==> flow/design.v (excerpt) <==
module HandwashSensor(
    input clk,
    input reset,
    input acceptLeftHandDistance,
    input [15:0] leftHandDistance,
    input acceptLeftHandGain,
    input [7:0] leftHandGain,
    input acceptRightHandDistance,
    input [15:0] rightHandDistance,
    input acceptRightHandGain,
    input [7:0] rightHandGain,
    output waterOn
);
Size in the first run: about 1100 cells after synthesis, roughly 80 flip-flops, ~55 I/O pins, about 10000 µm² of cells after synthesis.
make LEC_CHECK=0 CAP_MARGIN=35 CELL_PAD_IN_SITES_DETAIL_PLACEMENT=2 CORE_ASPECT_RATIO=1.68 CORE_MARGIN=2 CORE_UTILIZATION=35 CTS_CLUSTER_SIZE=88 GPL_ROUTABILITY_DRIVEN=1 GPL_TIMING_DRIVEN=1 MAX_ROUTING_LAYER=met5 PLACE_DENSITY_LB_ADDON=0.08 SLEW_MARGIN=20 TNS_END_PERCENT=20 finish   # period 5.46 ns
run.sh (not shown) runs the stock make flow with config.mk's settings and CLKGATE_MAP_FILE=.
Next try:
Settings changed: CELL_PAD_IN_SITES_DETAIL_PLACEMENT 2 to not set, CORE_ASPECT_RATIO 1.68 to 1.81, CORE_UTILIZATION 35 to 57, CTS_CLUSTER_DIAMETER set to 106, CTS_CLUSTER_SIZE 88 to 18, GPL_ROUTABILITY_DRIVEN 1 to 0, PLACE_DENSITY set to 0.36, PLACE_DENSITY_LB_ADDON 0.08 to not set, SETUP_SLACK_MARGIN set to -0.35, SLEW_MARGIN 20 to 0.
Area after synthesis is unchanged. Die size decreases by 38%. Utilization goes up by 24 points. Maximum frequency falls by 1.4%. Register-to-register slack degrades by 0.07 ns. Sequential power is about the same.
Next try:
Settings changed: CORE_ASPECT_RATIO 1.81 to 1.71, CORE_UTILIZATION 57 to 58, CTS_CLUSTER_DIAMETER 106 to not set, CTS_CLUSTER_SIZE 18 to 78, GPL_ROUTABILITY_DRIVEN 0 to 1, PLACE_DENSITY 0.36 to not set, PLACE_DENSITY_LB_ADDON set to 0.08, SLEW_MARGIN 0 to 30.
Clock period 5.46 ns to 4.63 ns, I/O delays scaled along.
Effect: With this change the flow finished with setup timing left; final cell count increases by 5.5%; worst setup slack got worse by 0.42 ns; register-to-register slack got worse by 0.42 ns.


Setup of build 84:
The RTL this note starts from:
==> flow/design.v <==
module HandwashSensor(
    input clk,
    input reset,
    input acceptLeftHandDistance,
    input [15:0] leftHandDistance,
    input acceptLeftHandGain,
    input [7:0] leftHandGain,
    input acceptRightHandDistance,
    input [15:0] rightHandDistance,
    input acceptRightHandGain,
    input [7:0] rightHandGain,
    output waterOn
);
reg [15:0] leftHandDistanceHeld;
 always@(posedge clk)  begin
     if(reset)
         leftHandDistanceHeld <= 0;
     else if(acceptLeftHandDistance)
         leftHandDistanceHeld <= leftHandDistance;
     else
         leftHandDistanceHeld <= leftHandDistanceHeld;
 end
reg [7:0] leftHandGainHeld;
 always@(posedge clk)  begin
     if(reset)
         leftHandGainHeld <= 0;
     else if(acceptLeftHandGain)
         leftHandGainHeld <= leftHandGain;
     else
         leftHandGainHeld <= leftHandGainHeld;
 end
reg [15:0] rightHandDistanceHeld;
 always@(posedge clk)  begin
     if(reset)
         rightHandDistanceHeld <= 0;
     else if(acceptRightHandDistance)
         rightHandDistanceHeld <= rightHandDistance;
     else
         rightHandDistanceHeld <= rightHandDistanceHeld;
 end
reg [7:0] rightHandGainHeld;
 always@(posedge clk)  begin
     if(reset)
         rightHandGainHeld <= 0;
     else if(acceptRightHandGain)
         rightHandGainHeld <= rightHandGain;
     else
         rightHandGainHeld <= rightHandGainHeld;
 end
wire [15:0] leftHand;
 wire [23:0] leftHandDistanceHeld_Mult_leftHandGainHeld;
 DSP48_AxB dsp_leftHandDistanceHeld_Mult_leftHandGainHeld(
     .CLK(clk),
     .A({ {9{1'b0}}, leftHandDistanceHeld}),
     .B({ {10{1'b0}}, leftHandGainHeld}),
     .P(leftHandDistanceHeld_Mult_leftHandGainHeld)
 );
 reg [16:0] leftHandDistanceHeld_Mult_leftHandGainHeld_ShiftR_7;
 always@(posedge clk) begin
     if(reset)
         leftHandDistanceHeld_Mult_leftHandGainHeld_ShiftR_7 <= 0;
     else
         leftHandDistanceHeld_Mult_leftHandGainHeld_ShiftR_7 <= leftHandDistanceHeld_Mult_leftHandGainHeld >> 7;
 end
 assign leftHand = leftHandDistanceHeld_Mult_leftHandGainHeld_ShiftR_7;
wire [15:0] rightHand;
 wire [23:0] rightHandDistanceHeld_Mult_rightHandGainHeld;
 DSP48_AxB dsp_rightHandDistanceHeld_Mult_rightHandGainHeld(
     .CLK(clk),
     .A({ {9{1'b0}}, rightHandDistanceHeld}),
     .B({ {10{1'b0}}, rightHandGainHeld}),
     .P(rightHandDistanceHeld_Mult_rightHandGainHeld)
 );
 reg [16:0] rightHandDistanceHeld_Mult_rightHandGainHeld_ShiftR_7;
 always@(posedge clk) begin
     if(reset)
         rightHandDistanceHeld_Mult_rightHandGainHeld_ShiftR_7 <= 0;
     else
         rightHandDistanceHeld_Mult_rightHandGainHeld_ShiftR_7 <= rightHandDistanceHeld_Mult_rightHandGainHeld >> 7;
 end
 assign rightHand = rightHandDistanceHeld_Mult_rightHandGainHeld_ShiftR_7;
parameter threshold = 1500;
assign waterOn = leftHand != 0 && rightHand != 0 && (leftHand < threshold || rightHand < threshold);
endmodule
module DSP48_AxB
   (CLK,
    A,
    B,
    P);
  input CLK;
  input [24:0]A;
  input [17:0]B;
  output [42:0]P;
assign P = A*B;
endmodule
clock: 4.4 ns
lec_check: 0
cap_margin: 20
core_margin: 2
core_utilization: 72
cts_cluster_diameter: 98
cts_cluster_size: 91
place_density_lb_addon: 0.27
slew_margin: 20
Build 84 did not finish; the tool stopped in 5_1_grt with error ODB-0269.
## Diff of input files: build 90 against build 84
diff --git a/flow/config.mk b/flow/config.mk
--- a/flow/config.mk
+++ b/flow/config.mk
@@ -9,6 +9,3 @@
 export CORE_MARGIN = 2
-export CORE_UTILIZATION = 72
-export CTS_CLUSTER_DIAMETER = 98
-export CTS_CLUSTER_SIZE = 91
-export PLACE_DENSITY_LB_ADDON = 0.27
+export CORE_UTILIZATION = 64
 export SLEW_MARGIN = 20
==> flow/constraint.sdc <==
create_clock -name core_clock -period 4.11 [get_ports {clk}]
set_input_delay 0.8220 -clock core_clock [delete_from_list [all_inputs] [get_ports {clk}]]
set_output_delay 0.8220 -clock core_clock [all_outputs]
set_load 0.01 [all_outputs]
Notes after the runs:
Complete run, failing final checks: build 90, reason setup timing.
Going from build 84 to build 90, number of resized instances in the post-cts repair step shrank by a few percent.
Summary — pre-CTS setup slack, build 90 relative to build 84: lower, by 0.21 ns.
The I/O pin total was comparable across build 90 and build 84.
Build 90 ended up with a higher number of core rows than build 84 did.
[compare] base=build 84 new=build 90: number of sinks on the clock net neither gained nor lost much, half-perimeter wire length of the detailed placement result lost about 6.5%.
#### Input delta (build 45 over build 90)
diff --git a/flow/config.mk b/flow/config.mk
--- a/flow/config.mk
+++ b/flow/config.mk
@@ -9,3 +9,5 @@
 export CORE_MARGIN = 2
-export CORE_UTILIZATION = 64
+export CORE_UTILIZATION = 72
+export CTS_CLUSTER_DIAMETER = 54
+export SETUP_SLACK_MARGIN = 0.45
 export SLEW_MARGIN = 20
==> flow/constraint.sdc <==
create_clock -name core_clock -period 5.41 [get_ports {clk}]
set_input_delay 1.0820 -clock core_clock [delete_from_list [all_inputs] [get_ports {clk}]]
set_output_delay 1.0820 -clock core_clock [all_outputs]
set_load 0.01 [all_outputs]
Results
Summary of build 45 over build 90: number of nets in the layout decreased about 10%; number of fill cells in the layout now sits lower.
Wire length reported by the detailed router: build 45 < build 90
Compared with build 90, build 45 shows a lower final core utilization.
Max net switching power of the design across build 45 and build 90: build 90
Build 45: PASS, flow complete, no timing, DRC or antenna violations
The following lists how build 80 was set up differently from build 45:
diff --git a/flow/config.mk b/flow/config.mk
--- a/flow/config.mk
+++ b/flow/config.mk
@@ -9,5 +9,3 @@
 export CORE_MARGIN = 2
-export CORE_UTILIZATION = 72
-export CTS_CLUSTER_DIAMETER = 54
-export SETUP_SLACK_MARGIN = 0.45
+export CORE_UTILIZATION = 40
 export SLEW_MARGIN = 20
==> flow/constraint.sdc <==
create_clock -name core_clock -period 7.0 [get_ports {clk}]
set_input_delay 1.4000 -clock core_clock [delete_from_list [all_inputs] [get_ports {clk}]]
set_output_delay 1.4000 -clock core_clock [all_outputs]
set_load 0.01 [all_outputs]
--- outcome ---
Reported leakage power: lower on build 80
Taking build 45 as the reference, in build 80 global-route usage fell by 14 points, detailed-routing iteration count for the pre-antenna-repair pass went down 1.
Build 80 ends up with lower routability-driven placement congestion ratio than build 45 does.
Build 45 → build 80: setup slack went up 1.32 ns; routed wire length went down about 1%.
Power is estimated from default activity; no workload was simulated.
